===== design.v =====
typedef enum logic [1:0] {
	S_IDLE,
	S_ENABLE_UART_RX,
	S_WAIT_UART_RX,
	S_M1_enable
} top_state_type;
typedef enum logic [4:0] {
	S_M1_IDLE,
	LEAD_IN_0,
	LEAD_IN_1,
	LEAD_IN_2,
	LEAD_IN_3,
	LEAD_IN_4,
	LEAD_IN_5,
	COMM_CASE_1_0,
	COMM_CASE_1_1,
	COMM_CASE_1_2,
	COMM_CASE_1_3,
	COMM_CASE_1_4,
	COMM_CASE_1_5,
	COMM_CASE_2_0,
	COMM_CASE_2_1,
	COMM_CASE_2_2,
	COMM_CASE_2_3,
	COMM_CASE_2_4,
	COMM_CASE_2_5,
	LEAD_OUT_0,
	LEAD_OUT_1,
	LEAD_OUT_2,
	LEAD_OUT_3,
	LEAD_OUT_4,
	LEAD_OUT_5
} M1_state_type;
typedef enum logic [1:0] {
	S_RXC_IDLE,
	S_RXC_SYNC,
	S_RXC_ASSEMBLE_DATA,
	S_RXC_STOP_BIT
} RX_Controller_state_type;
typedef enum logic [2:0] {
	S_US_IDLE,
	S_US_STRIP_FILE_HEADER_1,
	S_US_STRIP_FILE_HEADER_2,
	S_US_START_FIRST_BYTE_RECEIVE,
	S_US_WRITE_FIRST_BYTE,
	S_US_START_SECOND_BYTE_RECEIVE,
	S_US_WRITE_SECOND_BYTE
} UART_SRAM_state_type;
typedef enum logic [3:0] {
	S_VS_WAIT_NEW_PIXEL_ROW,
	S_VS_NEW_PIXEL_ROW_DELAY_1,
	S_VS_NEW_PIXEL_ROW_DELAY_2,
	S_VS_NEW_PIXEL_ROW_DELAY_3,
	S_VS_NEW_PIXEL_ROW_DELAY_4,
	S_VS_NEW_PIXEL_ROW_DELAY_5,
	S_VS_FETCH_PIXEL_DATA_0,
	S_VS_FETCH_PIXEL_DATA_1,
	S_VS_FETCH_PIXEL_DATA_2,
	S_VS_FETCH_PIXEL_DATA_3
} VGA_SRAM_state_type;
`timescale 1ns/100ps
`default_nettype none
module milestone1 (
		input logic clock,                    
		input logic Resetn,
		input logic Enable,
		output	logic [17:0] SRAM_address,
		output 	logic [15:0] SRAM_write_data,
		output	logic SRAM_we_n,
		input		logic [15:0] SRAM_read_data,
		output   logic M1_end
);
logic SRAM_ready;
M1_state_type state;
logic [17:0] U_address; 
logic [17:0] V_address;
logic [17:0] Y_address;
logic [17:0] RGB_address;
logic [63:0] U_values;  
logic [63:0] V_values; 
logic [31:0] Y_values;  
logic [63:0] temp_U;  
logic [63:0] temp_V;  
logic [31:0] temp_prime;  
logic [7:0] Uprime_values;  
logic [7:0] Vprime_values;  
logic [31:0] RGB_values;  
logic [7:0] redo, rede, greeno, greene, blueo, bluee;  
logic [31:0] red_calc, green_calc, blue_calc;  
logic [31:0] Uprime_odd;  
logic [31:0] Vprime_odd;  
logic FC_check;  
logic [7:0] some_counter;  
logic [7:0] pic_end;  
logic [31:0] mult_op1, mult_op2, mult_op3, mult_op4, mult_op5, mult_op6, Mult_result1, Mult_result2, Mult_result3;  
logic [63:0] Mult_result1_long, Mult_result2_long, Mult_result3_long;  
always_ff @(posedge clock or negedge Resetn) begin
	if (~Resetn) begin
		state <= S_M1_IDLE;
		SRAM_address <= 18'h00000;
		SRAM_write_data <= 16'h0000;
		SRAM_we_n <= 1'b1;
		U_address <= 18'd38400; 
		V_address <= 18'd57600;
		Y_address <= 18'h00000;
		RGB_address <= 18'd146944;
		U_values <= 64'b000000;
		V_values <= 64'b000000;
		Y_values <= 32'b00000;
		Uprime_values <= 16'b0000;
		Vprime_values <= 16'b0000;
		Uprime_odd <= 32'b00000;
		Vprime_odd <= 32'b00000;
		RGB_values <= 48'b000000;
		M1_end <= 1'b0;
		some_counter <= 8'b000;
		pic_end <= 8'b000;
		temp_U <= 64'b000000;
		temp_V <= 64'b000000;
		FC_check <= 1'b0;
		end 
		else begin
			case(state)
			S_M1_IDLE: begin
				if (Enable == 1 && pic_end != 240) begin
					U_values <= 64'b000000;
					V_values <= 64'b000000;
					Y_values <= 32'b00000;
					SRAM_we_n <= 1'b1;
					Uprime_values <= 16'b0000;
					Vprime_values <= 16'b0000;
					Uprime_odd <= 32'b00000;
					Vprime_odd <= 32'b00000;
					RGB_values <= 48'b000000;
					some_counter <= 8'h000;
					temp_U <= 64'b000000;
					temp_V <= 64'b000000;
					SRAM_we_n <= 1;
					SRAM_address <= U_address;  
					U_address <= U_address + 1'h1;  
					FC_check <= 1'b0;
					state <= LEAD_IN_0;		
				end
				else  if (pic_end >= 240) begin
					SRAM_we_n <= 1;
					M1_end <= 1'b1;	
				end
			end	
			LEAD_IN_0: begin  
				SRAM_address <= V_address;
				V_address <= V_address + 1'h1;			
				state <= LEAD_IN_1;
			end
			LEAD_IN_1: begin  
				SRAM_address <= Y_address;
				Y_address <= Y_address + 1'h1;		
				state <= LEAD_IN_2;
			end
			LEAD_IN_2: begin  
				SRAM_address <= U_address;
				U_address <= U_address + 1'h1;		
				U_values[63:48] <= SRAM_read_data;  
				state <= LEAD_IN_3;
			end
			LEAD_IN_3: begin  
				SRAM_address <= V_address;
				V_address <= V_address + 1'h1;
				V_values[63:48] <= SRAM_read_data;  
				state <= LEAD_IN_4;
			end
			LEAD_IN_4: begin
				Y_values[31:16] <= SRAM_read_data;  
				state <= LEAD_IN_5;
			end
			LEAD_IN_5:begin  
				U_values[47:32] <= SRAM_read_data;
				state <= COMM_CASE_1_0;			
			end
			COMM_CASE_1_0: begin
				if (FC_check == 0) begin 
					Uprime_values[7:0] <= U_values[63:56];
					Vprime_values[7:0] <= V_values[63:56];
					V_values[47:32] <= SRAM_read_data;
				end else begin
					Uprime_values[7:0] <= U_values[47:40];
					Vprime_values[7:0] <= V_values[47:40];
				end
				Uprime_odd[31:0] <= {{8{temp_prime[31]}},temp_prime[31:8]}; 
				SRAM_we_n <= 1;
				if (some_counter >= 'd156)
					SRAM_address <= U_address;
				else begin
					SRAM_address <= U_address;
					U_address <= U_address + 1'h1;
				end
				state <= COMM_CASE_1_1;
			end
			COMM_CASE_1_1: begin
				Vprime_odd[31:0] <= {{8{temp_prime[31]}},temp_prime[31:8]};
				if (FC_check == 1) begin
					temp_U[63:8] <= U_values[55:0];
					temp_V[63:8] <= V_values[55:0];
				end						
				if (some_counter >= 'd156)
					SRAM_address <= V_address;
				else begin
					SRAM_address <= V_address;
					V_address <= V_address + 1'h1;
				end
				state <= COMM_CASE_1_2;
			end
			COMM_CASE_1_2: begin
				if (FC_check == 1) begin
					U_values[63:0] <= temp_U[63:0];
					V_values[63:0] <= temp_V[63:0];
				end
				RGB_values[31:24] <= rede;  
				RGB_values[23:16] <= bluee;  
				if (some_counter >= 159)
					SRAM_address <= Y_address;
				else begin
					SRAM_address <= Y_address;	
					Y_address <= Y_address + 1'h1;
				end
				state <= COMM_CASE_1_3;				
			end
			COMM_CASE_1_3: begin				
				if (FC_check == 0)
					U_values[31:16] <= SRAM_read_data;
				else
					U_values[23:8] <= SRAM_read_data;
				SRAM_address <= RGB_address;
				RGB_address <= RGB_address + 1'h1;	
				SRAM_we_n <= 0;
				SRAM_write_data <= {{RGB_values[31:24]}, {greene[7:0]}};  
				state <= COMM_CASE_1_4;
			end
			COMM_CASE_1_4: begin
				if (FC_check == 0)
					V_values[31:16] <= SRAM_read_data;
				else
					V_values[23:8] <= SRAM_read_data;
				RGB_values[15:8] <= redo;  
				RGB_values[7:0] <= blueo;  
				SRAM_address <= RGB_address;
				RGB_address <= RGB_address + 1'h1;
				SRAM_write_data <= {{RGB_values[23:16]}, {redo[7:0]}};
				some_counter <= some_counter + 1;
				state <= COMM_CASE_1_5;	
			end
			COMM_CASE_1_5: begin
				Y_values[15:0] <= SRAM_read_data;
				SRAM_write_data <= {{greeno[7:0]}, {RGB_values[7:0]}};
				SRAM_address <= RGB_address;
				RGB_address <= RGB_address + 1'h1;
				if(some_counter == 159)  
					state <= LEAD_OUT_0;	
				else
					state <= COMM_CASE_2_0;
			end
			COMM_CASE_2_0: begin
				if (FC_check == 0) begin
					Uprime_values[7:0] <= U_values[55:48];
					Vprime_values[7:0] <= V_values[55:48];
				end else begin
					Uprime_values[7:0] <= U_values[47:40];
					Vprime_values[7:0] <= V_values[47:40];
				end
				Uprime_odd[31:0] <= {{8{temp_prime[31]}},temp_prime[31:8]};
				SRAM_we_n <= 1;
				SRAM_address <= Y_address;
				Y_address <= Y_address + 1'h1;
				state <= COMM_CASE_2_1;
			end
			COMM_CASE_2_1: begin
				Vprime_odd[31:0] <= {{8{temp_prime[31]}},temp_prime[31:8]}; 
				state <= COMM_CASE_2_2;
			end
			COMM_CASE_2_2: begin
				if (FC_check == 1) begin
					temp_U[63:8] <= U_values[55:0];
					temp_V[63:8] <= V_values[55:0];
				end	
				RGB_values[31:24] <= rede;  
				RGB_values[23:16] <= bluee;  
				state <= COMM_CASE_2_3;
			end
			COMM_CASE_2_3: begin
				if (FC_check == 1) begin
					U_values[63:0] <= temp_U[63:0];
					V_values[63:0] <= temp_V[63:0];
				end	
				Y_values[31:16] <= SRAM_read_data;
				SRAM_address <= RGB_address;
				SRAM_we_n <= 0;
				SRAM_write_data <= {{RGB_values[31:24]}, {greene[7:0]}};  
				RGB_address <= RGB_address + 1'h1;	
				state <= COMM_CASE_2_4;
			end
			COMM_CASE_2_4: begin
				RGB_values[15:8] <= redo;  
				RGB_values[7:0] <= blueo;  
				some_counter <= some_counter + 1;
				SRAM_address <= RGB_address;
				RGB_address <= RGB_address + 1'h1;	
				SRAM_write_data <= {{RGB_values[23:16]}, {redo[7:0]}};
				FC_check <= 1;
				state <= COMM_CASE_2_5;
			end
			COMM_CASE_2_5: begin
				SRAM_address <= RGB_address;
				RGB_address <= RGB_address + 1'h1;	
				SRAM_write_data <= {{greeno[7:0]}, {RGB_values[7:0]}};
				if(some_counter == 159) begin
					state <= LEAD_OUT_0;	
				end
				else
					state <= COMM_CASE_1_0;
			end
			LEAD_OUT_0: begin
				SRAM_we_n <= 1;
				Uprime_values[7:0] <= U_values[47:40];
				Vprime_values[7:0] <= V_values[47:40];		
				Uprime_odd[31:0] <= {{8{temp_prime[31]}},temp_prime[31:8]};
				state <= LEAD_OUT_1;
			end
			LEAD_OUT_1: begin
				Vprime_odd[31:0] <= {{8{temp_prime[31]}},temp_prime[31:8]};
				state <= LEAD_OUT_2;
			end
			LEAD_OUT_2: begin
				RGB_values[31:24] <= rede;  
				RGB_values[23:16] <= bluee;  
				state <= LEAD_OUT_3;
			end
			LEAD_OUT_3: begin
				SRAM_address <= RGB_address;
				SRAM_write_data <= {{RGB_values[31:24]}, {greene[7:0]}};  
				SRAM_we_n <= 0;
				RGB_address <= RGB_address + 1;
				state <= LEAD_OUT_4;
			end
			LEAD_OUT_4: begin
				RGB_values[15:8] <= redo;  
				RGB_values[7:0] <= blueo;  
				FC_check <= 0;
				SRAM_address <= RGB_address;
				SRAM_write_data <= {{RGB_values[23:16]}, {redo[7:0]}};	
				RGB_address <= RGB_address + 1;
				state <= LEAD_OUT_5;
			end
			LEAD_OUT_5: begin
				SRAM_address <= RGB_address;
				SRAM_write_data <= {{greeno[7:0]}, {RGB_values[7:0]}};
				RGB_address <= RGB_address + 1'h1;
				pic_end <= pic_end + 1;
				state <= S_M1_IDLE;
			end
			default: state <= S_M1_IDLE;
			endcase			
end
end
always_comb begin
	mult_op1 = 0;
	mult_op2 = 0;
	mult_op3 = 0;
	mult_op4 = 0;
	mult_op5 = 0;
	mult_op6 = 0;
	case(state)
	COMM_CASE_1_0: begin
	if (FC_check == 0) begin
		mult_op1 = 32'd21;
		mult_op2 = U_values[63:56] + U_values[39:32];
		mult_op3 = -32'd52; 
		mult_op4 = U_values[63:56] + U_values[47:40];
		mult_op5 = 32'd159;
		mult_op6 = U_values[63:56] + U_values[55:48];
	end
	else if (some_counter == 158) begin
		mult_op1 = 32'd21;
		mult_op2 = U_values[63:56] + U_values[39:32];
		mult_op3 = -32'd52; 
		mult_op4 = U_values[55:48] + U_values[39:32];
		mult_op5 = 32'd159;
		mult_op6 = U_values[47:40] + U_values[39:32];
	end
	else begin
		mult_op1 = 32'd21;
		mult_op2 = U_values[63:56] + U_values[23:16];
		mult_op3 = -32'd52; 
		mult_op4 = U_values[55:48] + U_values[31:24];
		mult_op5 = 32'd159;
		mult_op6 = U_values[47:40] + U_values[39:32];
	end
	end
	COMM_CASE_1_1: begin
	if (FC_check == 0) begin
		mult_op1 = 32'd21;
		mult_op2 = V_values[63:56] + V_values[39:32];
		mult_op3 = -32'd52; 
		mult_op4 = V_values[63:56] + V_values[47:40];
		mult_op5 = 32'd159;
		mult_op6 = V_values[63:56] + V_values[55:48];
	end 
	else if (some_counter == 158) begin
		mult_op1 = 32'd21;
		mult_op2 = V_values[63:56] + V_values[39:32];
		mult_op3 = -32'd52; 
		mult_op4 = V_values[55:48] + V_values[39:32];
		mult_op5 = 32'd159;
		mult_op6 = V_values[47:40] + V_values[39:32];
	end
	else begin	
		mult_op1 = 32'd21;
		mult_op2 = V_values[63:56] + V_values[23:16];
		mult_op3 = -32'd52; 
		mult_op4 = V_values[55:48] + V_values[31:24];
		mult_op5 = 32'd159;
		mult_op6 = V_values[47:40] + V_values[39:32];
	end
	end
	COMM_CASE_1_2: begin
		mult_op1 = Y_values[31:24] + (-32'd16);
		mult_op2 = 32'd76284;
		mult_op3 = Vprime_values[7:0] + (-32'd128);
		mult_op4 = 32'd104595;
		mult_op5 = Uprime_values[7:0] + (-32'd128);
		mult_op6 = 32'd132251;
	end
	COMM_CASE_1_3: begin
		mult_op1 = Y_values[31:24] + (-32'd16);
		mult_op2 = 32'd76284;
		mult_op3 = Vprime_values[7:0] + (-32'd128);
		mult_op4 = -32'd53281;
		mult_op5 = Uprime_values[7:0] + (-32'd128);
		mult_op6 = -32'd25624;
	end
	COMM_CASE_1_4: begin
		mult_op1 = Y_values[23:16] + (-32'd16);
		mult_op2 = 32'd76284;
		mult_op3 = Vprime_odd[31:0] + (-32'd128);
		mult_op4 = 32'd104595;
		mult_op5 = Uprime_odd[31:0] + (-32'd128);
		mult_op6 = 32'd132251;
	end
	COMM_CASE_1_5: begin
		mult_op1 = Y_values[23:16] + (-32'd16);
		mult_op2 = 32'd76284;
		mult_op3 = Vprime_odd[31:0] + (-32'd128);
		mult_op4 = -32'd53281;
		mult_op5 = Uprime_odd[31:0] + (-32'd128);
		mult_op6 = -32'd25624;
	end
	COMM_CASE_2_0: begin
	if (FC_check == 0) begin
		mult_op1 = 32'd21;
		mult_op2 = U_values[63:56] + U_values[31:24];
		mult_op3 = -32'd52; 
		mult_op4 = U_values[63:56] + U_values[39:32];
		mult_op5 = 32'd159;
		mult_op6 = U_values[55:48] + U_values[47:40];
	end 
	else if (some_counter == 157) begin
		mult_op1 = 32'd21;
		mult_op2 = U_values[63:56] + U_values[31:24];
		mult_op3 = -32'd52; 
		mult_op4 = U_values[55:48] + U_values[31:24];
		mult_op5 = 32'd159;
		mult_op6 = U_values[47:40] + U_values[39:32];
	end else begin	
		mult_op1 = 32'd21;
		mult_op2 = U_values[63:56] + U_values[23:16];
		mult_op3 = -32'd52; 
		mult_op4 = U_values[55:48] + U_values[31:24];
		mult_op5 = 32'd159;
		mult_op6 = U_values[47:40] + U_values[39:32];
	end
	end
	COMM_CASE_2_1: begin
	if (FC_check == 0) begin
		mult_op1 = 32'd21;
		mult_op2 = V_values[63:56] + V_values[31:24];
		mult_op3 = -32'd52; 
		mult_op4 = V_values[63:56] + V_values[39:32];
		mult_op5 = 32'd159;
		mult_op6 = V_values[55:48] + V_values[47:40];
	end else if (some_counter == 157) begin
		mult_op1 = 32'd21;
		mult_op2 = V_values[63:56] + V_values[31:24];
		mult_op3 = -32'd52; 
		mult_op4 = V_values[55:48] + V_values[31:24];
		mult_op5 = 32'd159;
		mult_op6 = V_values[47:40] + V_values[39:32];
	end else begin	
		mult_op1 = 32'd21;
		mult_op2 = V_values[63:56] + V_values[23:16];
		mult_op3 = -32'd52; 
		mult_op4 = V_values[55:48] + V_values[31:24];
		mult_op5 = 32'd159;
		mult_op6 = V_values[47:40] + V_values[39:32];
	end
	end
	COMM_CASE_2_2: begin
		mult_op1 = Y_values[15:8] + (-32'd16);
		mult_op2 = 32'd76284;
		mult_op3 = Vprime_values[7:0] + (-32'd128);
		mult_op4 = 32'd104595;
		mult_op5 = Uprime_values[7:0] + (-32'd128);
		mult_op6 = 32'd132251;
	end
	COMM_CASE_2_3: begin
		mult_op1 = Y_values[15:8] + (-32'd16);
		mult_op2 = 32'd76284;
		mult_op3 = Vprime_values[7:0] + (-32'd128);
		mult_op4 = -32'd53281;
		mult_op5 = Uprime_values[7:0] + (-32'd128);
		mult_op6 = -32'd25624;
	end
	COMM_CASE_2_4: begin
		mult_op1 = Y_values[7:0] + (-32'd16);
		mult_op2 = 32'd76284;
		mult_op3 = Vprime_odd[31:0] + (-32'd128);
		mult_op4 = 32'd104595;
		mult_op5 = Uprime_odd[31:0] + (-32'd128);
		mult_op6 = 32'd132251;
	end
	COMM_CASE_2_5: begin
		mult_op1 = Y_values[7:0] + (-32'd16);
		mult_op2 = 32'd76284;
		mult_op3 = Vprime_odd[31:0] + (-32'd128);
		mult_op4 = -32'd53281;
		mult_op5 = Uprime_odd[31:0] + (-32'd128);
		mult_op6 = -32'd25624;
	end
	LEAD_OUT_0: begin
		mult_op1 = 32'd21;
		mult_op2 = U_values[63:56] + U_values[47:40];
		mult_op3 = -32'd52; 
		mult_op4 = U_values[55:48] + U_values[47:40];
		mult_op5 = 32'd159;
		mult_op6 = U_values[47:40] + U_values[47:40];
	end
	LEAD_OUT_1: begin
		mult_op1 = 32'd21;
		mult_op2 = V_values[63:56] + V_values[47:40];
		mult_op3 = -32'd52; 
		mult_op4 = V_values[55:48] + V_values[47:40];
		mult_op5 = 32'd159;
		mult_op6 = V_values[47:40] + V_values[47:40];
	end
	LEAD_OUT_2: begin
		mult_op1 = Y_values[15:8] + (-32'd16);
		mult_op2 = 32'd76284;
		mult_op3 = Vprime_values[7:0] + (-32'd128);
		mult_op4 = 32'd104595;
		mult_op5 = Uprime_values[7:0] + (-32'd128);
		mult_op6 = 32'd132251;
	end
	LEAD_OUT_3: begin
		mult_op1 = Y_values[15:8] + (-32'd16);
		mult_op2 = 32'd76284;
		mult_op3 = Vprime_values[7:0] + (-32'd128);
		mult_op4 = -32'd53281;
		mult_op5 = Uprime_values[7:0] + (-32'd128);
		mult_op6 = -32'd25624;
	end
	LEAD_OUT_4: begin
		mult_op1 = Y_values[7:0] + (-32'd16);
		mult_op2 = 32'd76284;
		mult_op3 = Vprime_odd[31:0] + (-32'd128);
		mult_op4 = 32'd104595;
		mult_op5 = Uprime_odd[31:0] + (-32'd128);
		mult_op6 = 32'd132251;
	end
	LEAD_OUT_5: begin
		mult_op1 = Y_values[7:0] + (-32'd16);
		mult_op2 = 32'd76284;
		mult_op3 = Vprime_odd[31:0] + (-32'd128);
		mult_op4 = -32'd53281;
		mult_op5 = Uprime_odd[31:0] + (-32'd128);
		mult_op6 = -32'd25624;
	end
	endcase
end
assign Mult_result1_long = mult_op1* mult_op2;
assign Mult_result2_long = mult_op3* mult_op4;
assign Mult_result3_long = mult_op5* mult_op6;
assign Mult_result1 = Mult_result1_long[31:0];
assign Mult_result2 = Mult_result2_long[31:0];
assign Mult_result3 = Mult_result3_long[31:0];
assign temp_prime[31:0] = Mult_result1 + Mult_result2 + Mult_result3 + 32'd128;
always_comb begin
	red_calc = Mult_result1 + Mult_result2;
	green_calc = Mult_result1 + Mult_result2 + Mult_result3;
	blue_calc = Mult_result1 + Mult_result3;
	if(red_calc[31] == 1) begin
		redo = 8'd0;
		rede = 8'd0;
	end else 
	if(red_calc[30:24] > 0) begin
			redo = 8'd255;
			rede = 8'd255;
	end else begin
		redo = red_calc[23:16];
		rede = red_calc[23:16];
	end
	if(green_calc[31] == 1) begin
		greeno = 8'd0;
		greene = 8'd0;
	end else 
	if(green_calc[30:24] > 0) begin
			greeno = 8'd255;
			greene = 8'd255;
	end else begin
		greeno = green_calc[23:16];
		greene = green_calc[23:16];
	end
	if(blue_calc[31] == 1) begin
		blueo = 8'd0;
		bluee = 8'd0;
	end else 
	if(blue_calc[30:24] > 0) begin
			blueo = 8'd255;
			bluee = 8'd255;
	end else begin
		blueo = blue_calc[23:16];
		bluee = blue_calc[23:16];
	end
end
endmodule

===== run.sh =====
#!/bin/bash
# the make line also repeats each setting of config.mk as NAME=value (left out here)
make -C /OpenROAD-flow-scripts/flow DESIGN_CONFIG=/design/flow/config.mk WORK_HOME=/design/flow/orfs CLKGATE_MAP_FILE= finish

===== config.mk =====
export PLATFORM = sky130hd
export DESIGN_NAME = milestone1
export DESIGN_NICKNAME = milestone1
export VERILOG_FILES = /design/flow/design.v
export SDC_FILE = /design/flow/constraint.sdc
export NUM_CORES = 4
export LEC_CHECK = 0
export CAP_MARGIN = 20
export CORE_MARGIN = 2
export CORE_UTILIZATION = 72
export CTS_CLUSTER_DIAMETER = 319
export CTS_CLUSTER_SIZE = 95
export SLEW_MARGIN = 20

===== constraint.sdc =====
create_clock -name core_clock -period 10.3 [get_ports {clock}]
set_input_delay 2.0600 -clock core_clock [delete_from_list [all_inputs] [get_ports {clock}]]
set_output_delay 2.0600 -clock core_clock [all_outputs]
set_load 0.01 [all_outputs]

==> results.toml, run 1 <==
# flow metrics
[floorplanning]
core.rowCount = 110
die_w_um = 306
io_pins = 55
die_h_um = 306
design.core.area_um2 = 90300
core_util_floorplan_pct = 72.9
die-area_um2 = 93900

[logic_synthesis]
adder_share_pct = 39.7
ys_sh_aoi_pct = 14.6
topCellsByArea = "fa_1, dfrtp_1, ha_1"
yosys_most_used_dff = "dfrtp_1"
yosysTopAreaCellShare_pct = 28.6
synthesis.nets = 8803
synth_seq_share_pct = 18.2
synth_top_cell_by_area = "fa_1"
synth.distinct_cells = 110
yosys_area_um2 = 65800
async_reset_ff_share_pct = 100
synth-edff-count = 0
yosys.area_share.simple_pct = 12.4
yosys_cells = 7261
syn-cell-area_um2 = 65800
syn_area_per_cell_um2 = 9.07
synthTopLogicFamily = "adder cells"
top_cells_by_count = "inv_1, fa_1, nand2_1"
ys_sh_mux_pct = 0.834
synth_cells = 7261
numSynthFlops = 478
xor_share_pct = 5.50
ys_warn_count = 1
synthMostInstantiatedCell = "inv_1"

[run_status]
error = "[ERROR GRT-0116] Global routing finished with congestion. Check the congestion regions in the DRC Viewer."
status = "stopped before the end"
haltStage = "5_1_grt"

[clock_network]
cts_made_buffers = 9
clock_tree.buffer_depth = 3
clock-sinks = 478
cts_root_buffer = "clkbuf_16"
htreeDepth = 1
cts_hold_buf = 0

[global_route]
grt_usage_pct = 69.0
grt-ovfl-total = 7

[placement]
portBuffers = 54
gp_congestion = 1.11
dp_cells = 9641
place_hpwl_mm = 210
[metal layers]
layer  track usage, %  GRT overflow
met5             19.2             0
met2             90.3             2
met4             67.5             5
met3             47.7             0
met1             69.7             0
[per-stage QoR]
stage / area, um2 / setup slack, ns
CTS: 81800 / -4.85
detailed placement: 78600 / -5.38
global placement: 78600 / -4.78
floorplan: 66600 / -4.44
[timing repair]
action / CTS
pin swaps: 269
gates cloned: 2
gates resized: 463
endpoints found under the hold margin: 0
setup buffers: 110
setup endpoints to repair: 88
==> run 2: changes to the inputs <==
Settings changed: CAP_MARGIN 20 to 40, CELL_PAD_IN_SITES_DETAIL_PLACEMENT set to 0, CORE_ASPECT_RATIO set to 0.54, CORE_UTILIZATION 72 to 62, CTS_CLUSTER_DIAMETER 319 to 354, CTS_CLUSTER_SIZE 95 to unset, GPL_ROUTABILITY_DRIVEN set to 0, GPL_TIMING_DRIVEN set to 1, SETUP_SLACK_MARGIN set to 5.0.
Clock period 10.3 ns to 29.4 ns, I/O delays scaled along.
==> results.toml, run 2 <==
# yosys + openroad results
[layout]
area_delta_synth_final_pct = 7.10
seq_area_um2 = 12000
layout.cells.non_filler = 8712
fill_cells = 8644
finalCoreUtilization_pct = 67.3
mi_logic_area_um2 = 48200
final_nets = 8785

[final_timing]
skew_ns = 0.0455
tightest_slew_ns = 1.15
setup_viol = 0
rsz0062_at_grt = "false"
clock.fmax_ghz = 0.0541
fin_ws_ns = 10.90
timing.slew.headroom_pct = 23.3
hold_slack_ns = 0.372
fin_crit_sh_pct = 62.9
finalHoldViolCount = 0
tns_ns = 0
slew_viol_final = 0
fin_crit_ns = 18.50

[logic_synthesis]
ys_warn_count = 1
syn-cell-area_um2 = 65800
synth.distinct_cells = 110
ys_sh_mux_pct = 0.834
synth_seq_share_pct = 18.2
yosys_most_used_dff = "dfrtp_1"
synthTopLogicFamily = "adder cells"
synth_cells = 7261
ys_sh_aoi_pct = 14.6
topCellsByArea = "fa_1, dfrtp_1, ha_1"
top_cells_by_count = "inv_1, fa_1, nand2_1"
yosys.area_share.simple_pct = 12.4
synthesis.nets = 8803
synth-edff-count = 0
xor_share_pct = 5.50
async_reset_ff_share_pct = 100
syn_area_per_cell_um2 = 9.07
adder_share_pct = 39.7
yosys_cells = 7261
numSynthFlops = 478
synth_top_cell_by_area = "fa_1"
yosys_area_um2 = 65800
synthMostInstantiatedCell = "inv_1"
yosysTopAreaCellShare_pct = 28.6

[hold_path]
hold_depth = 0
hold_path.class = "flip-flop to flip-flop"
hold_end = "state[7]"
min_from = "state[13]"

[routing]
num_vias = 55500
drc_errors = 0
drt-initial-drc-count = 8151
routed_via_density = 6.36
antenna_left = 0
wire_per_inst_um = 26.9
first_pass_iters = 10
wl_mm = 234

[global_route]
grt_max_degree = 107
antenna_found_initial = 8
grt_pass1_vias = 54100
grt_pass1_wl_mm = 350
grt-ovfl-total = 0
grt_usage_pct = 43.5

[setup_path]
regToRegSetupSlack_ns = 10.90
critPathLaunchType = "flip-flop"
rr_worst_depth = 55
cp_slowest_cell = "or4_1"
path_common_cell = "fa_1"
critPathBufInv = 11
cpLargestDelayFamily = "adder cells"
r2r-end = "SRAM_write_data[14]"
rr_startpoint = "state[1]"
cp-endpoint = "SRAM_write_data[14]"
startpoint = "state[1]"
critPathRequiredTime_ns = 29.91
path_class = "flip-flop to flip-flop"
cp.depth = 55
cp.arrival_ns = 19.01
slowest_delay_ns = 0.95
cp_max_fo = 16
cp-end-kind = "flip-flop"

[placement]
pre_cts_slack_ns = 11.44
dp_cells = 8594
place_hpwl_mm = 192
portBuffers = 54

[floorplanning]
die_h_um = 243
die-area_um2 = 109000
core.rowCount = 87
die_w_um = 447
io_pins = 55
core_util_floorplan_pct = 62.8
design.core.area_um2 = 105000

[run_status]
status = "complete, no violations"

[clock_network]
post_cts_resized = 0
clk_latency_ns = 0.66
clock-sinks = 478
cts_hold_buf = 0
htreeDepth = 2
post_cts_buffers = 0
cts_made_buffers = 46
cts_tree = "done"
clock_tree.buffer_depth = 3
clkTransAtPathRegs_ns = 0.07
cts_root_buffer = "clkbuf_16"

[flow_run]
drv_cap = 0
warning_count = 37
run 2: area by class of cell:
type / instances / share of cell area, %
clock inverter: 21 / 0.406
multi-input combinational: 5241 / 68.4
timing repair buffer: 235 / 3.12
antenna: 7 / 0.0248
inverter: 1241 / 6.61
tap: 1424 / 2.53
clock buffer: 65 / 1.92
sequential: 478 / 17.0
run 2: stage by stage:
stage	area [um2]
after CTS	70200
after floorplan	65800
after global placement	68000
after global routing	70500
after detailed placement	68600
final	70500
run 2: routing by layer:
layer  routed length (um)  track usage (%)  vias to the layer above
li1                     -                -                    23700
met1               101000             65.7                    27400
met2                82000             51.7                     3869
met3                43500             24.7                      389
met4                 5650             8.98                       26
met5                 2250             12.2                        -
==> run 3: changes to the inputs <==
Settings changed: ABC_AREA set to 1, CAP_MARGIN 40 to 20, CELL_PAD_IN_SITES_GLOBAL_PLACEMENT set to 2, CORE_ASPECT_RATIO 0.54 to unset, CORE_MARGIN 2 to 5, CORE_UTILIZATION 62 to 40, CTS_CLUSTER_DIAMETER 354 to unset, GPL_ROUTABILITY_DRIVEN 0 to unset, GPL_TIMING_DRIVEN 1 to 0, HOLD_SLACK_MARGIN set to 0.05, MAX_ROUTING_LAYER set to met5, MIN_ROUTING_LAYER set to met2, PLACE_DENSITY_LB_ADDON set to 0.28, SETUP_SLACK_MARGIN 5.0 to 4.42.
Clock period 29.4 ns to 20.0 ns, I/O delays scaled along.
==> results.toml, run 3 <==
# yosys + openroad results
[logic_synthesis]
ys_warn_count = 1
ys_sh_mux_pct = 0.574
async_reset_ff_share_pct = 100
synth_cells = 8560
ys_sh_aoi_pct = 9.97
top_cells_by_count = "inv_1, nand2_1, fa_1"
syn-cell-area_um2 = 68700
synth_top_cell_by_area = "fa_1"
topCellsByArea = "fa_1, dfrtp_1, inv_1"
synthesis.nets = 10100
synth-edff-count = 0
numSynthFlops = 478
adder_share_pct = 38.0
yosys.area_share.simple_pct = 17.9
yosys_cells = 8560
yosys_area_um2 = 68700
xor_share_pct = 3.71
synthMostInstantiatedCell = "inv_1"
syn_area_per_cell_um2 = 8.02
yosysTopAreaCellShare_pct = 27.4
synthTopLogicFamily = "adder cells"
synth_seq_share_pct = 17.4
yosys_most_used_dff = "dfrtp_1"
synth.distinct_cells = 82

[layout]
finalCoreUtilization_pct = 45.8
fill_cells = 17200
final_nets = 10400
area_delta_synth_final_pct = 14.2

[routing]
num_vias = 84500
wire_per_inst_um = 27.1
wl_met1_um = 0
route.met2.wl_mm = 139
dr_wl_met3_mm = 122
drt-initial-drc-count = 18400
antenna_left = 0
drc_errors = 0
first_pass_iters = 12
routed.top_layer = "met5"
routed_via_density = 7.56
wl_mm = 303

[clock_network]
cts_root_buffer = "clkbuf_16"
clk_latency_ns = 0.69
clkTransAtPathRegs_ns = 0.08
cts_tree = "done"
cts_hold_buf = 0
clock-sinks = 478
cts_made_buffers = 53
htreeDepth = 2
clock_tree.buffer_depth = 3

[setup_path]
critPathLaunchType = "flip-flop"
cp_slowest_cell = "clkbuf_1"
cp-endpoint = "SRAM_write_data[13]"
rr_worst_depth = 56
path_class = "flip-flop to flip-flop"
cp.depth = 56
regToRegSetupSlack_ns = 4.42
r2r-end = "SRAM_write_data[13]"
critPathRequiredTime_ns = 20.54
cp_max_fo = 10
cp-end-kind = "flip-flop"
path_common_cell = "fa_1"
cpLargestDelayFamily = "adder cells"
rr_startpoint = "state[22]"
critPathBufInv = 16
slowest_delay_ns = 0.88
startpoint = "state[22]"
cp.arrival_ns = 16.12

[floorplanning]
die_h_um = 424
die_w_um = 424
design.core.area_um2 = 171000
core.rowCount = 152
io_pins = 55
die-area_um2 = 180000
core_util_floorplan_pct = 40.1

[final_timing]
fin_ws_ns = 4.42
finalHoldViolCount = 0
hold_slack_ns = 0.389
fin_crit_ns = 15.58
tns_ns = 0
slew_viol_final = 0
tightest_slew_ns = 1.39
timing.slew.headroom_pct = 7.28
rsz0062_at_grt = "true"
skew_ns = 0.0478
setup_viol = 0
clock.fmax_ghz = 0.0642
fin_crit_sh_pct = 77.9

[flow_run]
drv_cap = 0
warning_count = 35

[run_status]
status = "complete, no violations"

[global_route]
grt_pass1_vias = 94800
antenna_found_initial = 5
grt_pass1_wl_mm = 430
grt_usage_pct = 49.0
grt-ovfl-total = 0
grt_max_degree = 96

[placement]
pre_cts_slack_ns = 0.668
portBuffers = 54
place_hpwl_mm = 244
gp_congestion = 1.11

[hold_path]
min_from = "state[11]"
hold_end = "state[23]"
hold_path.class = "flip-flop to flip-flop"
hold_depth = 0
-- run 3: cell type report --
cell class | count | area, um2 | area share (%)
Multi-Input combinational cell | 5879 | 50600 | 64.5
Sequential cell | 478 | 12000 | 15.4
Inverter | 1991 | 7520 | 9.59
Tap cell | 2233 | 2790 | 3.56
Timing Repair Buffer | 250 | 2360 | 3.01
Clock buffer | 71 | 1530 | 1.96
Buffer | 212 | 1130 | 1.44
Clock inverter | 27 | 358 | 0.456
Antenna cell | 36 | 90.1 | 0.115
-- run 3: metal layers --
| metal | vias up | global-route usage, % |
|---|---|---|
| li1 | 27200 | - |
| met2 | 24200 | 57.2 |
| met5 | - | 28.2 |
| met4 | 151 | 11.1 |
| met3 | 3105 | 64.8 |
| met1 | 29800 | - |
-- run 3: timing repair --
item,CTS,global route
pin swaps,34,164
endpoints found under the setup margin,60,72
setup buffers,64,109
resized,236,364
-- run 3: metrics by stage --
| stage | area, um2 | cells |
|---|---|---|
| after floorplan | 68700 | 8560 |
| after global placement | 72000 | 10800 |
| after detailed placement | 72500 | 10900 |
| after CTS | 75900 | 11000 |
| after global routing | 78300 | 11100 |
| final | 78400 | 11200 |
==> run 4: changes to the inputs <==
Settings changed: ABC_AREA 1 to unset, CAP_MARGIN 20 to 40, CELL_PAD_IN_SITES_GLOBAL_PLACEMENT 2 to unset, CORE_ASPECT_RATIO set to 0.54, CORE_MARGIN 5 to 2, CORE_UTILIZATION 40 to 62, CTS_CLUSTER_DIAMETER set to 354, GPL_ROUTABILITY_DRIVEN set to 0, GPL_TIMING_DRIVEN 0 to 1, HOLD_SLACK_MARGIN 0.05 to unset, MAX_ROUTING_LAYER met5 to unset, MIN_ROUTING_LAYER met2 to unset, PLACE_DENSITY_LB_ADDON 0.28 to unset, SETUP_SLACK_MARGIN 4.42 to unset.
Clock period 20.0 ns to 27.1 ns, I/O delays scaled along.
==> results.toml, run 4 <==
# yosys + openroad results
[run_status]
status = "complete, no violations"

[logic_synthesis]
top_cells_by_count = "inv_1, fa_1, nand2_1"
ys_sh_mux_pct = 0.834
numSynthFlops = 478
adder_share_pct = 39.7
ys_warn_count = 1
topCellsByArea = "fa_1, dfrtp_1, ha_1"
ys_sh_aoi_pct = 14.6
synth-edff-count = 0
yosys_area_um2 = 65800
synth.distinct_cells = 110
syn_area_per_cell_um2 = 9.07
synthMostInstantiatedCell = "inv_1"
syn-cell-area_um2 = 65800
yosysTopAreaCellShare_pct = 28.6
synth_top_cell_by_area = "fa_1"
yosys.area_share.simple_pct = 12.4
synthTopLogicFamily = "adder cells"
async_reset_ff_share_pct = 100
synth_cells = 7261
yosys_most_used_dff = "dfrtp_1"
yosys_cells = 7261
xor_share_pct = 5.50
synthesis.nets = 8803
synth_seq_share_pct = 18.2

[floorplanning]
design.core.area_um2 = 105000
die_h_um = 243
core_util_floorplan_pct = 62.8
io_pins = 55
die_w_um = 447
die-area_um2 = 109000
core.rowCount = 87

[final_timing]
fin_crit_sh_pct = 67.1
setup_viol = 0
finalHoldViolCount = 0
slew_viol_final = 0
tightest_slew_ns = 0.988
rsz0062_at_grt = "false"
timing.slew.headroom_pct = 34.1
clock.fmax_ghz = 0.0550
fin_crit_ns = 18.19
tns_ns = 0
skew_ns = 0.0349

[global_route]
antenna_found_initial = 5
grt-ovfl-total = 0
grt_pass1_vias = 53700
grt_max_degree = 99
grt_usage_pct = 43.5
grt_pass1_wl_mm = 350

[hold_path]
hold_end = "state[7]"
hold_path.class = "flip-flop to flip-flop"
min_from = "state[13]"
hold_depth = 0

[layout]
finalCoreUtilization_pct = 67.2
area_delta_synth_final_pct = 6.93
final_nets = 8779
stdcell_area_um2 = 70400
mi_logic_area_um2 = 48200
layout.cells.non_filler = 8707
fill_cells = 8618
seq_area_um2 = 12000

[routing]
antenna_left = 0
wire_per_inst_um = 26.9
first_pass_iters = 7
wl_mm = 234
num_vias = 55600
drt-initial-drc-count = 8466
routed_via_density = 6.38
drc_errors = 0

[setup_path]
rr_worst_depth = 50
startpoint = "state[1]"
cp.depth = 50
cp-endpoint = "Uprime_odd[30]"
critPathRequiredTime_ns = 27.61
cp_slowest_cell = "or4_1"
critPathLaunchType = "flip-flop"
slowest_delay_ns = 0.93
cp_max_fo = 17
path_class = "flip-flop to flip-flop"
path_common_cell = "fa_1"
critPathBufInv = 5
r2r-end = "Uprime_odd[30]"
cp-end-kind = "flip-flop"
regToRegSetupSlack_ns = 8.91
cpLargestDelayFamily = "adder cells"
cp.arrival_ns = 18.70
rr_startpoint = "state[1]"

[clock_network]
cts_made_buffers = 46
clock-sinks = 478
cts_tree = "done"
post_cts_buffers = 0
htreeDepth = 2
post_cts_resized = 0
cts_hold_buf = 0
clock_tree.buffer_depth = 3
clk_latency_ns = 0.63
clkTransAtPathRegs_ns = 0.07
cts_root_buffer = "clkbuf_16"

[placement]
placed_area_um2 = 68600
dp_cells = 8596
place_hpwl_mm = 192
portBuffers = 54

[flow_run]
warning_count = 34
drv_cap = 0
[run 4: area by class of cell]
cell class,instances,area share [%]
tap,1424,2.53
clock buffer,62,1.86
clock inverter,20,0.341
multi-input combinational,5241,68.5
inverter,1241,6.62
antenna,12,0.0427
timing repair buffer,229,3.08
sequential,478,17.0
[run 4: metrics by stage]
step                hold WS (ns)  worst slack (ns)
CTS                        0.380              9.00
global placement           0.352              9.38
global route               0.393              8.17
floorplan                  0.346             11.50
finish                     0.379              8.91
detailed placement         0.356              9.05
[run 4: metal layers]
| layer | vias to the layer above | global-route usage, % | routed length, um |
|---|---|---|---|
| li1 | 23700 | - | - |
| met1 | 27400 | 65.8 | 101000 |
| met2 | 4004 | 52.0 | 82600 |
| met3 | 377 | 24.5 | 43700 |
| met4 | 23 | 8.22 | 5270 |
| met5 | - | 10.2 | 1700 |
==> run 5: changes to the inputs <==
Settings changed: CAP_MARGIN 40 to 20, CELL_PAD_IN_SITES_DETAIL_PLACEMENT 0 to unset, CELL_PAD_IN_SITES_GLOBAL_PLACEMENT set to 2, CORE_ASPECT_RATIO 0.54 to 1.51, CORE_UTILIZATION 62 to 49, CTS_CLUSTER_DIAMETER 354 to unset, GPL_ROUTABILITY_DRIVEN 0 to unset, GPL_TIMING_DRIVEN 1 to unset, MIN_ROUTING_LAYER set to met1, PLACE_DENSITY set to 0.76.
Clock period 27.1 ns to 10.9 ns, I/O delays scaled along.
==> results.toml, run 5 <==
# yosys + openroad results
[run_status]
status = "failed layout checks"
so_faults = "negative setup slack"

[logic_synthesis]
synthTopLogicFamily = "adder cells"
synth_top_cell_by_area = "fa_1"
ys_sh_aoi_pct = 14.6
syn_area_per_cell_um2 = 9.07
yosysTopAreaCellShare_pct = 28.6
async_reset_ff_share_pct = 100
synthMostInstantiatedCell = "inv_1"
synth.distinct_cells = 110
yosys_area_um2 = 65800
synth_seq_share_pct = 18.2
yosys.area_share.simple_pct = 12.4
yosys_most_used_dff = "dfrtp_1"
synth-edff-count = 0
top_cells_by_count = "inv_1, fa_1, nand2_1"
synth_cells = 7261
xor_share_pct = 5.50
yosys_cells = 7261
topCellsByArea = "fa_1, dfrtp_1, ha_1"
adder_share_pct = 39.7
syn-cell-area_um2 = 65800
ys_warn_count = 1
synthesis.nets = 8803
numSynthFlops = 478
ys_sh_mux_pct = 0.834

[placement]
portBuffers = 54
dp_cells = 10200
pre_cts_slack_ns = -4.84
place_hpwl_mm = 220
gp_congestion = 1.05

[final_timing]
setup_viol = 86
hold_slack_ns = 0.376
finalHoldViolCount = 0
rsz0062_at_grt = "true"
fin_crit_sh_pct = 141
clock.fmax_ghz = 0.0650
timing.slew.headroom_pct = 20.8
skew_ns = 0.0712
tightest_slew_ns = 1.18
fin_ws_ns = -4.49
fin_crit_ns = 15.39
slew_viol_final = 0

[setup_path]
regToRegSetupSlack_ns = -4.49
cpLargestDelayFamily = "adder cells"
critPathLaunchType = "flip-flop"
cp.depth = 66
cp_max_fo = 8
rr_startpoint = "U_values[57]"
critPathRequiredTime_ns = 11.42
cp_slowest_cell = "or4b_4"
cp-endpoint = "SRAM_write_data[1]"
startpoint = "U_values[57]"
cp.arrival_ns = 15.91
path_class = "flip-flop to flip-flop"
slowest_delay_ns = 0.66
critPathBufInv = 16
r2r-end = "SRAM_write_data[1]"
cp-end-kind = "flip-flop"
path_common_cell = "fa_1"
rr_worst_depth = 66

[routing]
first_pass_iters = 8
drt-initial-drc-count = 4313
num_vias = 59100
wl_mm = 265
drc_errors = 0
routed_via_density = 5.67
wire_per_inst_um = 25.5
antenna_left = 0

[floorplanning]
die-area_um2 = 137000
core_util_floorplan_pct = 49.3
io_pins = 55
die_h_um = 454
core.rowCount = 165
design.core.area_um2 = 134000
die_w_um = 302

[clock_network]
clock_tree.buffer_depth = 3
clock-sinks = 478
cts_made_buffers = 55
clk_latency_ns = 0.68
htreeDepth = 2
cts_root_buffer = "clkbuf_16"
clkTransAtPathRegs_ns = 0.07
cts_tree = "done"

[layout]
final_nets = 10200
finalCoreUtilization_pct = 63.1
layout.cells.non_filler = 10400
area_delta_synth_final_pct = 28.0

[hold_path]
min_from = "state[13]"
hold_end = "state[7]"
hold_depth = 0
hold_path.class = "flip-flop to flip-flop"

[flow_run]
drv_cap = 0
warning_count = 46

[global_route]
grt_pass1_wl_mm = 392
grt_pass1_vias = 63100
grt_usage_pct = 39.1
antenna_found_initial = 6
grt_max_degree = 146
grt-ovfl-total = 0
run 5: cell type report:
cell class	instances	area, um2
Multi-Input combinational cell	5241	50600
Fill cell	11700	49300
Timing Repair Buffer	1598	12800
Clock buffer	76	1630
Antenna cell	4	10.0
Clock inverter	27	327
Tap cell	1753	2190
Inverter	1241	4660
Sequential cell	478	12000
run 5: routing by layer:
metal	up-vias	track usage (%)	wire length [um]
li1	26400	-	-
met1	29500	41.6	91500
met2	2203	66.6	129000
met3	939	5.99	14500
met4	6	35.4	30200
met5	-	0	39
run 5: through the flow:
| step | instance area, um2 | TNS, ns |
|---|---|---|
| 6_report | 84300 | -246.39 |
| 5_1_grt | 84200 | -291.70 |
| 4_1_cts | 83400 | -236.89 |
| 3_5_place_dp | 79500 | -279.06 |
| 3_3_place_gp | 79500 | -268.03 |
| 2_1_floorplan | 66500 | -168.44 |
run 5: repair_timing:
action                                  in CTS  in global routing
hold buffers                                 0                  0
pin swaps                                  237                114
buffers inserted                            61                 36
cloned                                       2                  0
endpoints found under the setup margin      88                 88
resized                                    325                141
==> run 6: changes to the inputs <==
Settings changed: ABC_AREA set to 0, CELL_PAD_IN_SITES_DETAIL_PLACEMENT set to 0, CORE_ASPECT_RATIO 1.51 to unset, CORE_MARGIN 2 to 5, CORE_UTILIZATION 49 to 40, GPL_TIMING_DRIVEN set to 0, HOLD_SLACK_MARGIN set to 0.05, MAX_ROUTING_LAYER set to met5, MIN_ROUTING_LAYER met1 to met2, PLACE_DENSITY 0.76 to unset, PLACE_DENSITY_LB_ADDON set to 0.28.
Clock period 10.9 ns to 11.2 ns, I/O delays scaled along.
==> results.toml, run 6 <==
# yosys + openroad results
[hold_path]
hold_depth = 0
hold_path.class = "flip-flop to flip-flop"
hold_end = "state[7]"
min_from = "state[13]"

[logic_synthesis]
ys_sh_aoi_pct = 14.6
yosys_most_used_dff = "dfrtp_1"
synthTopLogicFamily = "adder cells"
ys_sh_mux_pct = 0.834
synth_top_cell_by_area = "fa_1"
yosys.area_share.simple_pct = 12.4
adder_share_pct = 39.7
top_cells_by_count = "inv_1, fa_1, nand2_1"
xor_share_pct = 5.50
synth_cells = 7261
yosys_area_um2 = 65800
synthesis.nets = 8803
ys_warn_count = 1
numSynthFlops = 478
synth_seq_share_pct = 18.2
syn_area_per_cell_um2 = 9.07
yosys_cells = 7261
async_reset_ff_share_pct = 100
topCellsByArea = "fa_1, dfrtp_1, ha_1"
syn-cell-area_um2 = 65800
synth-edff-count = 0
synthMostInstantiatedCell = "inv_1"
synth.distinct_cells = 110
yosysTopAreaCellShare_pct = 28.6

[run_status]
status = "failed layout checks"
so_faults = "negative setup slack"

[setup_path]
path_class = "flip-flop to flip-flop"
cpLargestDelayFamily = "adder cells"
cp_max_fo = 6
critPathLaunchType = "flip-flop"
rr_startpoint = "state[3]"
startpoint = "state[3]"
cp_slowest_cell = "or4_4"
rr_worst_depth = 61
cp.depth = 61
path_common_cell = "fa_1"
critPathBufInv = 14
cp.arrival_ns = 16.73
cp-endpoint = "SRAM_write_data[14]"
cp-end-kind = "flip-flop"
r2r-end = "SRAM_write_data[14]"
critPathRequiredTime_ns = 11.72
regToRegSetupSlack_ns = -5.01
slowest_delay_ns = 0.66

[routing]
routed_via_density = 7.80
antenna_left = 0
wire_per_inst_um = 30.0
num_vias = 77500
drt-initial-drc-count = 15700
drc_errors = 0
first_pass_iters = 21
wl_mm = 298

[clock_network]
clk_latency_ns = 0.71
clkTransAtPathRegs_ns = 0.06
htreeDepth = 2
cts_hold_buf = 0
clock_tree.buffer_depth = 3
cts_made_buffers = 51
cts_root_buffer = "clkbuf_16"
cts_tree = "done"
clock-sinks = 478

[flow_run]
warning_count = 35
drv_cap = 0

[final_timing]
fin_ws_ns = -5.01
rsz0062_at_grt = "true"
skew_ns = 0.0642
clock.fmax_ghz = 0.0617
finalHoldViolCount = 0
fin_crit_sh_pct = 145
slew_viol_final = 0
timing.slew.headroom_pct = 8.51
fin_crit_ns = 16.21
tightest_slew_ns = 1.37
setup_viol = 88

[global_route]
antenna_found_initial = 9
grt_usage_pct = 49.5
gr-max-usage-layer = "met3"
grt_pass1_vias = 87600
grt_pass1_wl_mm = 415
grt-ovfl-total = 0
use_met2_pct = 56.0
use_met1_pct = 0
grt_use_met3_pct = 66.6
grt_max_degree = 95

[placement]
place_hpwl_mm = 235
gp_congestion = 1.09
dp_cells = 9503
portBuffers = 38
placed_area_um2 = 70200

[layout]
fill_cells = 15600
final_nets = 9227
area_delta_synth_final_pct = 20.3
finalCoreUtilization_pct = 48.6
layout.cells.non_filler = 9938
stdcell_area_um2 = 79200

[floorplanning]
die-area_um2 = 173000
core_util_floorplan_pct = 40.4
die_h_um = 416
core.rowCount = 148
die_w_um = 416
io_pins = 55
design.core.area_um2 = 163000
[run 6: metal layers]
metal / wire [um] / vias to the layer above / share of wire (%)
met5: 5990 / - / 2.0
met2: 134000 / 22900 / 45
met3: 122000 / 2859 / 41
met1: 0 / 27100 / 0
met4: 35700 / 201 / 12
li1: - / 24500 / -
[run 6: final cells by class]
cell class              instances  area [um2]  area share, %
diodes                         39        97.6          0.123
multi-input cells            5242       52700           66.6
clock inverters                16         198          0.250
flip-flops and latches        478       12000           15.2
clock buffers                  76        1510           1.91
inverters                    1241        4690           5.92
well taps                    2175        2720           3.44
repair buffers                384        3670           4.63
plain buffers                 287        1570           1.98
[run 6: timing repair]
item / in CTS / in global routing
setup buffers: 129 / 185
cloned: 2 / 1
setup endpoints to repair: 88 / 88
resized: 392 / 679
pin swaps: 180 / 286
[run 6: stage by stage]
stage                     hold slack [ns]   TNS, ns  setup slack, ns
after CTS                           0.366   -301.39            -4.63
after global placement              0.355  -7175.66           -15.90
after global routing                0.381   -298.32            -5.34
after floorplan                     0.346   -148.64            -3.54
final                               0.371   -276.60            -5.01
after detailed placement            0.357   -529.50            -8.01
==> run 7: changes to the inputs <==
Settings changed: ABC_AREA 0 to unset, CELL_PAD_IN_SITES_DETAIL_PLACEMENT 0 to unset, CELL_PAD_IN_SITES_GLOBAL_PLACEMENT 2 to unset, CORE_MARGIN 5 to 2, GPL_TIMING_DRIVEN 0 to unset, HOLD_SLACK_MARGIN 0.05 to unset, MAX_ROUTING_LAYER met5 to unset, MIN_ROUTING_LAYER met2 to unset, PLACE_DENSITY_LB_ADDON 0.28 to unset, SETUP_SLACK_MARGIN set to 2.49.
Clock period 11.2 ns to 18.3 ns, I/O delays scaled along.
==> results.toml, run 7 <==
# yosys + openroad results
[flow_run]
warning_count = 38
drv_cap = 0

[setup_path]
path_class = "flip-flop to flip-flop"
cpLargestDelayFamily = "adder cells"
cp-endpoint = "Vprime_odd[18]"
cp_max_fo = 6
cp.depth = 53
r2r-end = "Vprime_odd[18]"
regToRegSetupSlack_ns = 2.92
rr_worst_depth = 53
path_common_cell = "fa_1"
cp-end-kind = "flip-flop"
cp_slowest_cell = "or4_4"
startpoint = "state[23]"
critPathRequiredTime_ns = 18.81
rr_startpoint = "state[23]"
critPathLaunchType = "flip-flop"
cp.arrival_ns = 15.89
critPathBufInv = 11
slowest_delay_ns = 0.61

[routing]
wl_mm = 229
antenna_left = 0
drt-initial-drc-count = 4803
drc_errors = 0
routed_via_density = 5.62
num_vias = 53400
diodes = 0
first_pass_iters = 8
wire_per_inst_um = 24.1

[placement]
portBuffers = 54
place_hpwl_mm = 183
dp_cells = 9310
gp_congestion = 0.996
pre_cts_slack_ns = 0.779

[floorplanning]
core_util_floorplan_pct = 40.4
io_pins = 55
die_h_um = 410
die_w_um = 410
die-area_um2 = 168000
core.rowCount = 148
design.core.area_um2 = 163000

[global_route]
antenna_found_initial = 3
grt-ovfl-total = 0
grt_usage_pct = 27.0
grt_max_degree = 174
grt_pass1_wl_mm = 344
grt_pass1_vias = 54300

[logic_synthesis]
async_reset_ff_share_pct = 100
top_cells_by_count = "inv_1, fa_1, nand2_1"
syn-cell-area_um2 = 65800
synthMostInstantiatedCell = "inv_1"
yosys_cells = 7261
yosysTopAreaCellShare_pct = 28.6
synth-edff-count = 0
ys_sh_mux_pct = 0.834
synth_top_cell_by_area = "fa_1"
yosys_area_um2 = 65800
synthesis.nets = 8803
xor_share_pct = 5.50
topCellsByArea = "fa_1, dfrtp_1, ha_1"
synth_cells = 7261
ys_warn_count = 1
yosys.area_share.simple_pct = 12.4
synth_seq_share_pct = 18.2
ys_sh_aoi_pct = 14.6
adder_share_pct = 39.7
numSynthFlops = 478
synth.distinct_cells = 110
yosys_most_used_dff = "dfrtp_1"
synthTopLogicFamily = "adder cells"
syn_area_per_cell_um2 = 9.07

[layout]
fill_cells = 15900
area_delta_synth_final_pct = 10.4
final_nets = 8817
layout.cells.non_filler = 9492

[clock_network]
clk_latency_ns = 0.66
clkTransAtPathRegs_ns = 0.06
cts_hold_buf = 0
cts_root_buffer = "clkbuf_16"
clock-sinks = 478
htreeDepth = 2
cts_made_buffers = 51
cts_tree = "done"
clock_tree.buffer_depth = 3

[hold_path]
min_from = "state[13]"
hold_end = "state[7]"
hold_path.class = "flip-flop to flip-flop"
hold_depth = 0

[final_timing]
tns_ns = 0
fin_crit_sh_pct = 84.1
fin_ws_ns = 2.92
setup_viol = 0
fin_crit_ns = 15.38
finalHoldViolCount = 0
tightest_slew_ns = 1.17
rsz0062_at_grt = "false"
clock.fmax_ghz = 0.0650
skew_ns = 0.0645
slew_viol_final = 0
hold_slack_ns = 0.372
timing.slew.headroom_pct = 21.6

[run_status]
status = "complete, no violations"
## run 7: timing repair
item,in CTS,in global routing
pin swaps,26,105
buffers inserted,24,61
cloned,1,0
endpoints found under the setup margin,46,48
resized,84,166
## run 7: routing by layer
layer	global-route usage (%)	vias up	share of wire [%]
li1	-	23800	-
met1	37.2	27100	43
met2	43.9	2082	46
met3	3.79	386	7.1
met4	8.27	2	3.8
met5	0	-	0.0057
## run 7: cell type report
| type | count | area (um2) | area share [%] |
|---|---|---|---|
| clock buffers | 71 | 1440 | 1.98 |
| clock inverters | 24 | 380 | 0.523 |
| inverters | 1241 | 4660 | 6.41 |
| multi-input cells | 5242 | 49300 | 67.8 |
| flip-flops and latches | 478 | 12000 | 16.5 |
| repair buffers | 261 | 2180 | 3.00 |
| well taps | 2175 | 2720 | 3.74 |
## run 7: metrics by stage
stage	util [%]	instance area, um2
floorplan	-	65800
global placement	42.3	69000
detailed placement	42.3	69000
CTS	43.8	71400
global route	44.6	72700
finish	44.6	72700
==> run 8: changes to the inputs <==
Settings changed: CORE_UTILIZATION 40 to 65, SETUP_SLACK_MARGIN 2.49 to unset.
Clock period 18.3 ns to 23.2 ns, I/O delays scaled along.
==> results.toml, run 8 <==
# yosys + openroad results
[global_route]
grt_usage_pct = 42.3
antenna_found_initial = 5
grt_max_degree = 113
grt_pass1_wl_mm = 328
grt-ovfl-total = 0
grt_pass1_vias = 54200

[hold_path]
hold_end = "state[7]"
hold_depth = 0
hold_path.class = "flip-flop to flip-flop"
min_from = "state[13]"

[layout]
area_delta_synth_final_pct = 5.40
final_nets = 8699
finalCoreUtilization_pct = 69.2

[setup_path]
critPathRequiredTime_ns = 23.67
rr_worst_depth = 55
slowest_delay_ns = 0.90
cp-end-kind = "flip-flop"
startpoint = "state[1]"
critPathLaunchType = "flip-flop"
path_class = "flip-flop to flip-flop"
cp.arrival_ns = 18.39
regToRegSetupSlack_ns = 5.29
r2r-end = "SRAM_write_data[1]"
path_common_cell = "fa_1"
cp.depth = 55
rr_startpoint = "state[1]"
cp_slowest_cell = "or4_1"
cp_max_fo = 16
cpLargestDelayFamily = "adder cells"
critPathBufInv = 10
cp-endpoint = "SRAM_write_data[1]"

[routing]
first_pass_iters = 12
wire_per_inst_um = 25.4
drc_errors = 0
drt-initial-drc-count = 6307
antenna_left = 0
diodes = 0
num_vias = 53900
wl_mm = 217
routed_via_density = 6.31

[logic_synthesis]
ys_warn_count = 1
synth-edff-count = 0
ys_sh_mux_pct = 0.834
adder_share_pct = 39.7
numSynthFlops = 478
yosys.area_share.simple_pct = 12.4
synth_seq_share_pct = 18.2
synth.distinct_cells = 110
yosys_cells = 7261
topCellsByArea = "fa_1, dfrtp_1, ha_1"
yosys_area_um2 = 65800
synthTopLogicFamily = "adder cells"
synthesis.nets = 8803
async_reset_ff_share_pct = 100
synth_top_cell_by_area = "fa_1"
ys_sh_aoi_pct = 14.6
top_cells_by_count = "inv_1, fa_1, nand2_1"
syn-cell-area_um2 = 65800
synth_cells = 7261
yosysTopAreaCellShare_pct = 28.6
syn_area_per_cell_um2 = 9.07
synthMostInstantiatedCell = "inv_1"
xor_share_pct = 5.50
yosys_most_used_dff = "dfrtp_1"

[final_timing]
skew_ns = 0.0386
fin_ws_ns = 5.29
fin_crit_ns = 17.91
tns_ns = 0
rsz0062_at_grt = "false"
tightest_slew_ns = 1.21
fin_crit_sh_pct = 77.2
timing.slew.headroom_pct = 19.2
slew_viol_final = 0
clock.fmax_ghz = 0.0558
setup_viol = 0
finalHoldViolCount = 0

[clock_network]
clock_tree.buffer_depth = 3
cts_tree = "done"
clkTransAtPathRegs_ns = 0.07
post_cts_buffers = 0
clock-sinks = 478
cts_made_buffers = 47
clk_latency_ns = 0.63
htreeDepth = 2
cts_hold_buf = 0
cts_root_buffer = "clkbuf_16"
post_cts_resized = 0

[placement]
portBuffers = 54
pre_cts_slack_ns = 5.59
place_hpwl_mm = 175
gp_congestion = 1.05

[floorplanning]
die_w_um = 322
core_util_floorplan_pct = 65.6
die_h_um = 322
io_pins = 55
core.rowCount = 116
design.core.area_um2 = 100000
die-area_um2 = 104000

[run_status]
status = "complete, no violations"

[flow_run]
warning_count = 38
drv_cap = 0
-- run 8: stage by stage --
stage / hold slack, ns / area, um2 / cells
finish: 0.368 / 69400 / 8551
global route: 0.388 / 69400 / 8551
CTS: 0.371 / 69300 / 8546
detailed placement: 0.358 / 67700 / 8460
global placement: 0.353 / 67700 / 8460
floorplan: 0.346 / 65800 / 7261
-- run 8: cell type report --
class                   count  area (um2)
flip-flops and latches    478       12000
well taps                1357        1700
clock buffers              72        1400
fillers                  8083       30900
repair buffers            148        1270
inverters                1241        4660
multi-input cells        5241       48200
clock inverters            14         186
-- run 8: metal layers --
metal	vias to the layer above	GRT usage, %	share of wire [%]
met3	686	10.3	11
met5	-	0	0.030
met1	26800	56.4	39
met4	10	23.3	6.7
li1	23500	-	-
met2	2879	64.1	44
==> run 9: changes to the inputs <==
Settings changed: CORE_UTILIZATION 65 to 70, CTS_CLUSTER_SIZE set to 35.
Clock period 23.2 ns to 15.1 ns, I/O delays scaled along.
==> results.toml, run 9 <==
# yosys + openroad results
[run_status]
status = "failed layout checks"
so_faults = "negative setup slack"

[logic_synthesis]
synthesis.nets = 8803
yosys_most_used_dff = "dfrtp_1"
synth_seq_share_pct = 18.2
top_cells_by_count = "inv_1, fa_1, nand2_1"
topCellsByArea = "fa_1, dfrtp_1, ha_1"
synth_cells = 7261
ys_sh_aoi_pct = 14.6
async_reset_ff_share_pct = 100
yosys.area_share.simple_pct = 12.4
synth-edff-count = 0
synthMostInstantiatedCell = "inv_1"
numSynthFlops = 478
yosys_cells = 7261
synth.distinct_cells = 110
yosysTopAreaCellShare_pct = 28.6
ys_sh_mux_pct = 0.834
synthTopLogicFamily = "adder cells"
ys_warn_count = 1
xor_share_pct = 5.50
synth_top_cell_by_area = "fa_1"
syn_area_per_cell_um2 = 9.07
syn-cell-area_um2 = 65800
yosys_area_um2 = 65800
adder_share_pct = 39.7

[clock_network]
clock_tree.buffer_depth = 3
cts_made_buffers = 49
clk_latency_ns = 0.66
cts_tree = "done"
cts_root_buffer = "clkbuf_16"
cts_hold_buf = 0
clkTransAtPathRegs_ns = 0.06
clock-sinks = 478
htreeDepth = 2

[global_route]
grt_max_degree = 141
grt_usage_pct = 48.0
grt-ovfl-total = 0
grt_pass1_vias = 60600
grt_pass1_wl_mm = 352
antenna_found_initial = 5

[hold_path]
hold_depth = 0
hold_path.class = "flip-flop to flip-flop"
hold_end = "state[19]"
min_from = "state[7]"

[layout]
final_nets = 9273
fill_cells = 5829
finalCoreUtilization_pct = 80.8
layout.cells.non_filler = 9032
area_delta_synth_final_pct = 14.5

[routing]
routed.top_layer = "met4"
dr_wl_met3_mm = 30.9
wire_per_inst_um = 26.3
num_vias = 59200
drc_errors = 0
route.met2.wl_mm = 104
wl_mm = 237
first_pass_iters = 8
routed_via_density = 6.55
wl_met1_mm = 82.3
drt-initial-drc-count = 7591
antenna_left = 0

[setup_path]
startpoint = "V_values[57]"
slowest_delay_ns = 0.57
cp-end-kind = "flip-flop"
critPathBufInv = 14
cp_max_fo = 8
cp_slowest_cell = "or4b_4"
cpLargestDelayFamily = "adder cells"
critPathRequiredTime_ns = 15.59
rr_startpoint = "V_values[57]"
path_class = "flip-flop to flip-flop"
cp.depth = 63
cp-endpoint = "SRAM_write_data[9]"
critPathLaunchType = "flip-flop"
cp.arrival_ns = 16.17
path_common_cell = "fa_1"
r2r-end = "SRAM_write_data[9]"
rr_worst_depth = 63
regToRegSetupSlack_ns = -0.58

[placement]
dp_cells = 8860
place_hpwl_mm = 183
gp_congestion = 1.10
portBuffers = 54
pre_cts_slack_ns = -0.658

[final_timing]
fin_ws_ns = -0.582
clock.fmax_ghz = 0.0638
setup_viol = 32
finalHoldViolCount = 0
rsz0062_at_grt = "true"
skew_ns = 0.0539
slew_viol_final = 0
fin_crit_ns = 15.68
timing.slew.headroom_pct = 15.6
fin_crit_sh_pct = 104
tightest_slew_ns = 1.26

[floorplanning]
die_h_um = 311
io_pins = 55
die_w_um = 311
core_util_floorplan_pct = 70.5
die-area_um2 = 96500
core.rowCount = 112
design.core.area_um2 = 93300

[flow_run]
warning_count = 48
drv_cap = 0
## run 9: through the flow
step	instance area, um2	setup TNS (ns)	hold WS (ns)
after detailed placement	71500	-15.42	0.360
final	75400	-9.76	0.377
after floorplan	65900	0	0.346
after global routing	75400	-24.76	0.390
after CTS	74200	-0.0113	0.364
after global placement	71500	-6.23	0.354
## run 9: cell type report
cell class | instances | area [um2] | area share (%)
Multi-Input combinational cell | 5241 | 49700 | 66.0
Clock buffer | 67 | 1440 | 1.90
Tap cell | 1254 | 1570 | 2.08
Sequential cell | 478 | 12000 | 15.9
Clock inverter | 24 | 229 | 0.304
Antenna cell | 7 | 17.5 | 0.0232
Timing Repair Buffer | 720 | 5730 | 7.60
Inverter | 1241 | 4660 | 6.18
## run 9: what timing repair did
action,in CTS,in global routing
buffers inserted,48,36
pin swaps,94,174
endpoints found under the setup margin,40,44
gates resized,164,208
cloned,1,0
endpoints found under the hold margin,0,0
## run 9: per-layer routing
metal | vias to the layer above | GRT usage, %
li1 | 24700 | -
met1 | 28900 | 60.6
met2 | 4408 | 73.1
met4 | 0 | 31.0
met5 | - | 0
met3 | 1169 | 13.3
